==> inputs of 12-20 <==
==> flow/design.v (excerpt) <==
module aoc_day2 (
    input         clock,
    input         reset,
    input  [63:0] data_value,
    input         data_valid,
    output        data_ready,
    output        result_valid,
    output [63:0] result_value
);
==> flow/config.mk <==
export PLATFORM = sky130hd
export DESIGN_NAME = aoc_day2
export DESIGN_NICKNAME = aoc_day2
export VERILOG_FILES = /design/flow/design.v
export SDC_FILE = /design/flow/constraint.sdc
export NUM_CORES = 4
export LEC_CHECK = 0
export ABC_AREA = 1
export CAP_MARGIN = 20
export CORE_MARGIN = 2
export CORE_UTILIZATION = 72
export CTS_CLUSTER_DIAMETER = 400
export CTS_CLUSTER_SIZE = 95
export PLACE_DENSITY = 0.4
export SLEW_MARGIN = 20
export TNS_END_PERCENT = 10
==> flow/constraint.sdc <==
create_clock -name core_clock -period 2.17 [get_ports {clock}]
set_input_delay 0.4340 -clock core_clock [delete_from_list [all_inputs] [get_ports {clock}]]
set_output_delay 0.4340 -clock core_clock [all_outputs]
set_load 0.01 [all_outputs]
run.sh (not shown) runs the stock make flow with config.mk's settings and CLKGATE_MAP_FILE=.
==> 09-01: changes against 12-20 <==
- CORE_ASPECT_RATIO: unset -> 0.69
- CORE_UTILIZATION: 72 -> 71
- CTS_CLUSTER_DIAMETER: 400 -> unset
- CTS_CLUSTER_SIZE: 95 -> 10
- PLACE_DENSITY: 0.4 -> 0.39
- SETUP_SLACK_MARGIN: unset -> -0.06
- TNS_END_PERCENT: 10 -> unset
==> flow/constraint.sdc (replaced) <==
create_clock -name core_clock -period 1.14 [get_ports {clock}]
set_input_delay 0.2280 -clock core_clock [delete_from_list [all_inputs] [get_ports {clock}]]
set_output_delay 0.2280 -clock core_clock [all_outputs]
set_load 0.01 [all_outputs]
==> results.txt <==
This note records the results obtained with Yosys and OpenROAD.

Placed design
Routability-driven placement finished with a final weighted congestion of 1.15. The setup slack after placement is -1290 ps.

Floorplanning
The overall die size recorded for this design is 0.0400 sq mm. For reference, the placement row count at floorplan is 59. The starting density of the core is about 70%. The overall die height is 167 um.

Status
The first error in the log reads "[ERROR DPL-0038] Utilization greater than 100%, impossible to legalize". The run stopped with a tool error. The flow stopped in clock tree synthesis (4_1_cts).
The numbers above come from 09-01.

==> results.txt <==
This note records the results obtained with Yosys and OpenROAD.

Status
According to the logs, the last stage reached was global routing (5_1_grt). The first error in the log reads "[ERROR GRT-0232] Routing congestion too high. Check the congestion heatmap in the GUI". The flow did not finish.

Floorplanning
In the floorplan report the effective utilization is 72.7%. The report lists the number of standard-cell rows as 71. Per the OpenROAD floorplan log, the height of the die is 199 um.

The chip occupies 0.0394 sq mm.

Placed design
The placer's final routability congestion estimate is 1.07.
The numbers above come from 12-20.


========
==> harbor: inputs <==
Starting RTL as in the previous note.
// aoc_day2
module aoc_day2 (
    input         clock,
    input         reset,
    input  [63:0] data_value,
    input         data_valid,
    output        data_ready,
    output        result_valid,
    output [63:0] result_value
);
export LEC_CHECK = 0
export ABC_AREA = 1
export CAP_MARGIN = 0
export CORE_ASPECT_RATIO = 0.87
export CORE_MARGIN = 6
export CORE_UTILIZATION = 44
export MAX_ROUTING_LAYER = met5
export PLACE_DENSITY_LB_ADDON = 0.19
export SETUP_SLACK_MARGIN = 0.61
export SLEW_MARGIN = 20
export TNS_END_PERCENT = 85
create_clock -name core_clock -period 2.7 [get_ports {clock}]
==> maple (differences from harbor) <==
==> flow/config.mk (replaced) <==
export PLATFORM = sky130hd
export DESIGN_NAME = aoc_day2
export DESIGN_NICKNAME = aoc_day2
export VERILOG_FILES = /design/flow/design.v
export SDC_FILE = /design/flow/constraint.sdc
export NUM_CORES = 4
export LEC_CHECK = 0
export CAP_MARGIN = 40
export CORE_MARGIN = 2
export CORE_UTILIZATION = 72
export CTS_CLUSTER_DIAMETER = 336
export CTS_CLUSTER_SIZE = 20
export SETUP_SLACK_MARGIN = -0.24
export SLEW_MARGIN = 20
==> flow/constraint.sdc (replaced) <==
create_clock -name core_clock -period 2.65 [get_ports {clock}]
set_input_delay 0.5300 -clock core_clock [delete_from_list [all_inputs] [get_ports {clock}]]
set_output_delay 0.5300 -clock core_clock [all_outputs]
set_load 0.01 [all_outputs]
==> violet (differences from harbor) <==
==> flow/config.mk (replaced) <==
export PLATFORM = sky130hd
export DESIGN_NAME = aoc_day2
export DESIGN_NICKNAME = aoc_day2
export VERILOG_FILES = /design/flow/design.v
export SDC_FILE = /design/flow/constraint.sdc
export NUM_CORES = 4
export LEC_CHECK = 0
export CAP_MARGIN = 20
export CORE_MARGIN = 2
export CORE_UTILIZATION = 66
export CTS_CLUSTER_DIAMETER = 62
export SLEW_MARGIN = 20
==> flow/constraint.sdc (replaced) <==
create_clock -name core_clock -period 4.07 [get_ports {clock}]
set_input_delay 0.8140 -clock core_clock [delete_from_list [all_inputs] [get_ports {clock}]]
set_output_delay 0.8140 -clock core_clock [all_outputs]
set_load 0.01 [all_outputs]
==> amber (differences from harbor) <==
==> flow/config.mk (replaced) <==
export PLATFORM = sky130hd
export DESIGN_NAME = aoc_day2
export DESIGN_NICKNAME = aoc_day2
export VERILOG_FILES = /design/flow/design.v
export SDC_FILE = /design/flow/constraint.sdc
export NUM_CORES = 4
export LEC_CHECK = 0
export CAP_MARGIN = 5
export CORE_MARGIN = 2
export CORE_UTILIZATION = 66
export CTS_CLUSTER_DIAMETER = 41
export MAX_ROUTING_LAYER = met4
export SLEW_MARGIN = 20
==> flow/constraint.sdc (replaced) <==
create_clock -name core_clock -period 2.63 [get_ports {clock}]
set_input_delay 0.5260 -clock core_clock [delete_from_list [all_inputs] [get_ports {clock}]]
set_output_delay 0.5260 -clock core_clock [all_outputs]
set_load 0.01 [all_outputs]
==> results.py <==
# Physical implementation metrics
metrics = {
    "outcome": {
        "run_status": "complete, no violations",
    },
    "drt": {
        "drt-initial-drc-count": 1886,
    },
    "power": {
        "vdd.ir_drop.worst_uv": 946,
        "switching_power_mw": 7.74,
    },
    "final_layout": {
        "fin_cells": 3584,
    },
    "floorplan": {
        "die_y_um": 194,
    },
    "hold_path": {
        "hold_end": "aoc._90[54]",
    },
}
(the above is from violet)
==> results.py <==
# Physical implementation metrics
metrics = {
    "outcome": {
        "run_status": "complete, no violations",
    },
    "hold_path": {
        "hold_end": "aoc._90[29]",
    },
    "floorplan": {
        "die_y_um": 244,
    },
    "drt": {
        "drt-initial-drc-count": 3221,
    },
    "final_layout": {
        "fin_cells": 5469,
    },
    "power": {
        "switching_power_mw": 21.9,
    },
}
(the above is from harbor)
==> results.py <==
# Metrics from the implementation run
metrics = {
    "outcome": {
        "run_status": "did not finish",
        "stop_stage": "global routing",
        "run.stop_error": "[ERROR GRT-0232] Routing congestion too high. Check the congestion heatmap in the GUI.",
    },
    "yosys": {
        "synth_xor_xnor_area_share_pct": 4.76,
    },
    "floorplan": {
        "die_y_um": 186,
    },
}
(the above is from maple)
==> results.py <==
# Metrics from the implementation run
metrics = {
    "outcome": {
        "run.stop_error": "[ERROR GRT-0232] Routing congestion too high. Check the congestion heatmap in the GUI.",
        "stop_stage": "global routing",
        "run_status": "did not finish",
    },
    "yosys": {
        "complex_gate_fraction_of_the_synthesized_area_pct": 22.1,
        "synthFlopType": "dfxtp_1",
        "yosys_top_cell_by_instances": "nand2_1",
        "synth.comb.largest_family": "simple AND/OR/NAND/NOR gates",
    },
    "clock_tree": {
        "clock-sinks": 397,
    },
    "floorplan": {
        "core_region_area_um2": 35700,
        "die_y_um": 194,
    },
}
(the above is from amber)
No activity file was given, so power comes from the tool's default toggle rates.
